## Hq2x
module Hq2x #(parameter LENGTH = 16, parameter HALF_DEPTH = 1, parameter DWIDTH = HALF_DEPTH ? 11 : 23)
(
	input             clk,
	input             ce_in,
	input  [DWIDTH:0] inputpixel,
	input             mono,
	input             disable_hq2x,
	input             reset_frame,
	input             reset_line,
	input             ce_out,
	input       [1:0] read_y,
	input             hblank,
	output [DWIDTH:0] outpixel
);
For scale: about 2,800 flip-flops, about 34 I/O pins.
make LEC_CHECK=0 ABC_AREA=0 CAP_MARGIN=15 CELL_PAD_IN_SITES_DETAIL_PLACEMENT=1 CORE_ASPECT_RATIO=0.98 CORE_MARGIN=10 CORE_UTILIZATION=22 GPL_ROUTABILITY_DRIVEN=1 HOLD_SLACK_MARGIN=0.28 MAX_ROUTING_LAYER=met4 MIN_ROUTING_LAYER=met2 PLACE_DENSITY_LB_ADDON=0.15 SLEW_MARGIN=25 TNS_END_PERCENT=75 finish   # period 4.6 ns
run.sh (not shown) runs the stock make flow with config.mk's settings and CLKGATE_MAP_FILE=.
The baseline produced a layout that fails on setup timing.
Edit:
==> flow/config.mk (replaced) <==
export PLATFORM = sky130hd
export DESIGN_NAME = Hq2x
export DESIGN_NICKNAME = Hq2x
export VERILOG_FILES = /design/flow/design.v
export SDC_FILE = /design/flow/constraint.sdc
export NUM_CORES = 4
export LEC_CHECK = 0
export CAP_MARGIN = 20
export CORE_MARGIN = 2
export CORE_UTILIZATION = 45
export PLACE_DENSITY = 0.6
export SLEW_MARGIN = 20
==> flow/constraint.sdc (replaced) <==
create_clock -name core_clock -period 4.5 [get_ports {clk}]
set_input_delay 0.9000 -clock core_clock [delete_from_list [all_inputs] [get_ports {clk}]]
set_output_delay 0.9000 -clock core_clock [all_outputs]
set_load 0.01 [all_outputs]
The changed run completed, yet does not pass: setup timing.
Register-to-register slack improves by 0.10 ns.
Routed wire length shrinks by 20%.
Worst setup slack improves by 0.10 ns.
Clock power fell by 12%.
Sequential share of layout area goes up by 3.1 points.
Critical path depth is lower by 1.
Worst hold slack loses 0.012 ns.
Design area goes down by about 5.3%.
Core utilization is higher by 26 points.

========
Setup of zinc:
Hq2x again, from the RTL that the note above started with.
make LEC_CHECK=0 ABC_AREA=1 CAP_MARGIN=20 CELL_PAD_IN_SITES_DETAIL_PLACEMENT=1 CORE_ASPECT_RATIO=0.7 CORE_MARGIN=2 CORE_UTILIZATION=45 GPL_ROUTABILITY_DRIVEN=0 MAX_ROUTING_LAYER=met4 PLACE_DENSITY=0.6 SETUP_SLACK_MARGIN=0.33 SLEW_MARGIN=20 finish   # period 8.0 ns
zinc went all the way through the flow, and no timing, DRC or antenna check failed.
## Diff of input files: xenon against zinc
- clearing SETUP_SLACK_MARGIN, which used to be 0.33
- clearing MAX_ROUTING_LAYER, which used to be met4
- clearing CORE_ASPECT_RATIO, which used to be 0.7
- swapping 45 for 68 in CORE_UTILIZATION
- clearing GPL_ROUTABILITY_DRIVEN, which used to be 0
- clearing CELL_PAD_IN_SITES_DETAIL_PLACEMENT, which used to be 1
- swapping 8.0 for 5.39 in the clock period (ns, I/O delays scaled along)
==> results <==
- Delta (xenon minus zinc): core occupancy in the finished layout saw an increase; routed metal-1 wirelength fell about 25%; critical path data required time decreased 2710 ps.
- xenon vs zinc — instance area at placement rose about 1.7%.
- Going from zinc to xenon, worst setup slack after layout now sits lower; number of CTS-inserted buffers picked up an extra 3.9%.
- Every stage of xenon finished as expected; the final checks, on the other hand, flagged setup timing, which means the layout fails.
- Taking zinc as the reference, in xenon combinational group share of total power saw an increase; clock network power share saw a decrease.

========
Starting RTL as in the previous note.
==> flow/config.mk <==
export PLATFORM = sky130hd
export DESIGN_NAME = Hq2x
export DESIGN_NICKNAME = Hq2x
export VERILOG_FILES = /design/flow/design.v
export SDC_FILE = /design/flow/constraint.sdc
export NUM_CORES = 4
export LEC_CHECK = 0
export ABC_AREA = 1
export CAP_MARGIN = 20
export CORE_ASPECT_RATIO = 1.32
export CORE_MARGIN = 2
export CORE_UTILIZATION = 72
export CTS_CLUSTER_DIAMETER = 258
export CTS_CLUSTER_SIZE = 10
export PLACE_DENSITY = 0.4
export SETUP_SLACK_MARGIN = 0.52
export SLEW_MARGIN = 40
==> flow/constraint.sdc <==
create_clock -name core_clock -period 4.01 [get_ports {clk}]
set_input_delay 0.8020 -clock core_clock [delete_from_list [all_inputs] [get_ports {clk}]]
set_output_delay 0.8020 -clock core_clock [all_outputs]
set_load 0.01 [all_outputs]
The first run completed, yet does not pass: setup timing.
Next try:
==> flow/config.mk (replaced) <==
export PLATFORM = sky130hd
export DESIGN_NAME = Hq2x
export DESIGN_NICKNAME = Hq2x
export VERILOG_FILES = /design/flow/design.v
export SDC_FILE = /design/flow/constraint.sdc
export NUM_CORES = 4
export LEC_CHECK = 0
export CAP_MARGIN = 20
export CORE_MARGIN = 2
export CORE_UTILIZATION = 72
export CTS_CLUSTER_DIAMETER = 258
export PLACE_DENSITY = 0.6
export SLEW_MARGIN = 20
The changed run finished but fails on setup timing; critical path depth is lower by 9; die size is lower by 1.5%; maximum frequency is lower by 11%; register-to-register slack gets worse by 0.72 ns; wire length is lower by 3.6%; via count is lower by 20%; design area is lower by 2.7%.
Power figures rest on the tool's default switching activity, not on a simulated workload.
